## build 13
// SevenSegmentALU
module SevenSegmentALU(
    input clk, 
    input reset,
    input onesBtn, 
    input tensBtn, 
    input hundredsBtn, 
    input sign, 
    input enter, 
    output [6:0] seg,
    output [3:0] anode 
);
Settings: LEC_CHECK=0, ABC_AREA=1, CAP_MARGIN=20, CORE_ASPECT_RATIO=1.46, CORE_MARGIN=2, CORE_UTILIZATION=72, CTS_CLUSTER_DIAMETER=399, CTS_CLUSTER_SIZE=98, SLEW_MARGIN=20, TNS_END_PERCENT=10; clock period 3.59 ns.
run.sh (not shown) runs the stock make flow with config.mk's settings and CLKGATE_MAP_FILE=.
Complete run, failing final checks: build 13, reason negative setup slack.
### build 13 -> build 50
Settings: CTS_CLUSTER_DIAMETER removed (was 399); ABC_AREA removed (was 1); CORE_UTILIZATION changed from 72 to 19; CORE_ASPECT_RATIO removed (was 1.46); TNS_END_PERCENT removed (was 10); CTS_CLUSTER_SIZE removed (was 98); the clock period (ns, I/O delays scaled along) changed from 3.59 to 11.3.
==> results <==
In summary, build 50 completed successfully, with a layout that passed the timing, DRC and antenna checks.
As far as sequential cell count goes, build 13 and build 50 are indistinguishable; the numbers are identical.
Pin count of the biggest net entering global routing (lower): build 50
Compared with build 13, placement density in the core of build 50 is lower.
The number of setup violations in the final report of build 50 falls short of that of build 13 by 7.
Cell count after synthesis: build 50 < build 13
Of build 13 and build 50, the higher global-route usage belongs to build 13.
Setup slack: build 50 more than build 13
Comparing build 13 and build 50, the higher mean post-synth cell area is on build 50.
Going from build 13 to build 50, the global-route wire length before repair was found to have gone down by 11%.
The lower routed wire length came out of build 50.
Input changes introduced in build 65 (baseline for comparison: build 50):
Settings: putting ABC_AREA at 1 where nothing was set; swapping 19 for 60 in CORE_UTILIZATION.
==> comparison <==
Final period utilization in build 65 vs build 50: down 7.1 points
Summary: final area, build 65 better than build 50
Build 65 against build 50: reported net switching power now smaller; power now smaller; share of the final layout cell area in multi-input gates now smaller; final cell count now smaller; sequential share of layout area now larger.
Run comparison: build 50 critical path endpoint sum[11]; build 65 critical path endpoint sum[9]
Chip footprint in build 65 is 67% below build 50.
Routed wire length per instance for build 65: 12% up relative to build 50
Relative to build 50, final setup slack of the worst path has gone up in build 65.
For build 89, these inputs were changed with respect to build 65:
Settings: removing ABC_AREA (formerly 1); changing CORE_UTILIZATION from 60 to 40; changing the clock period (ns, I/O delays scaled along) from 11.3 to 6.23.
==> comparison <==
Final antenna-violating net count: build 65 vs build 89 identical
From build 65 to build 89 the numbers moved as follows: total power went up, transition time at the pin with the least slew margin now sits lower.
Diff build 65 and build 89: worst setup slack lower in build 89
Build 89 vs build 65: clock-buffer cell count up in build 89
diff inputs: build 89 => build 44
Settings: swapping 40 for 45 in CORE_UTILIZATION.
==> comparison <==
Build 44 ran to completion and came out clean on the timing, DRC and antenna checks. Core utilization, build 44 and build 89: smaller value in build 89. Going from build 89 to build 44, maximum fanout count along the critical path -1; final cycle utilization of the critical path roughly the same. Final-layout clock-cell area share | build 44 below build 89. Reported for build 44 and build 89, synthesized area turned out identical to the last digit. Relative to build 89, build 44 degrades post-place setup slack. Re final critical path time including I/O delays and setup: build 44 and build 89 aren't equal, and the lower value belongs to build 44.

---

run 1:
Starting RTL as in the previous note.
// SevenSegmentALU
module SevenSegmentALU(
    input clk, 
    input reset,
    input onesBtn, 
    input tensBtn, 
    input hundredsBtn, 
    input sign, 
    input enter, 
    output [6:0] seg,
    output [3:0] anode 
);
clock: 10.0 ns
lec_check: 0
abc_area: 1
cap_margin: 20
core_margin: 2
core_utilization: 40
cts_cluster_diameter: 373
cts_cluster_size: 99
hold_slack_margin: -0.1
slew_margin: 30
tns_end_percent: 35
Input-level comparison between run 2 and run 1:
# run 1
export LEC_CHECK = 0
export ABC_AREA = 1
export CAP_MARGIN = 20
export CORE_MARGIN = 2
export CORE_UTILIZATION = 40
export CTS_CLUSTER_DIAMETER = 373
export CTS_CLUSTER_SIZE = 99
export HOLD_SLACK_MARGIN = -0.1
export SLEW_MARGIN = 30
export TNS_END_PERCENT = 35
create_clock -name core_clock -period 10.0 [get_ports {clk}]
# run 2
export LEC_CHECK = 0
export ABC_AREA = 1
export CAP_MARGIN = 10
export CELL_PAD_IN_SITES_GLOBAL_PLACEMENT = 1
export CORE_ASPECT_RATIO = 0.5
export CORE_MARGIN = 2
export CORE_UTILIZATION = 54
export CTS_CLUSTER_DIAMETER = 237
export GPL_TIMING_DRIVEN = 0
export HOLD_SLACK_MARGIN = -0.01
export PLACE_DENSITY = 0.55
export SLEW_MARGIN = 20
export TNS_END_PERCENT = 65
create_clock -name core_clock -period 10.0 [get_ports {clk}]
The worst path setup slack after routing in run 2 was lower than what run 1 gave. From run 1 to run 2 the numbers moved as follows: synthesis-to-finish area growth was more or less identical; initial standard-cell utilization of the core went up by 15 points; total power divided by cell area went down by 2.0%. Note that the die outline area recorded for run 1 amounts to 1.3 times the value seen in run 2.
What run 3 does differently from run 2 at the input level:
# run 2
export LEC_CHECK = 0
export ABC_AREA = 1
export CAP_MARGIN = 10
export CELL_PAD_IN_SITES_GLOBAL_PLACEMENT = 1
export CORE_ASPECT_RATIO = 0.5
export CORE_MARGIN = 2
export CORE_UTILIZATION = 54
export CTS_CLUSTER_DIAMETER = 237
export GPL_TIMING_DRIVEN = 0
export HOLD_SLACK_MARGIN = -0.01
export PLACE_DENSITY = 0.55
export SLEW_MARGIN = 20
export TNS_END_PERCENT = 65
create_clock -name core_clock -period 10.0 [get_ports {clk}]
# run 3
export LEC_CHECK = 0
export ABC_AREA = 1
export CAP_MARGIN = 20
export CORE_ASPECT_RATIO = 0.5
export CORE_MARGIN = 2
export CORE_UTILIZATION = 31
export CTS_CLUSTER_DIAMETER = 373
export CTS_CLUSTER_SIZE = 99
export HOLD_SLACK_MARGIN = -0.1
export PLACE_DENSITY = 0.88
export SLEW_MARGIN = 30
export TNS_END_PERCENT = 35
create_clock -name core_clock -period 10.0 [get_ports {clk}]
--- outcome ---
Of the two candidates, run 2 has the worse internal power of the cells and run 3 the better one.
From run 2 to run 3 the numbers moved as follows: worst clock skew level; non-clock buffer share of cell area moved down; critical path depth moved up; final cell count without fillers moved up.
In the reports for run 2 and run 3, the larger final area belongs to run 3.
Power is estimated from default activity; no workload was simulated.
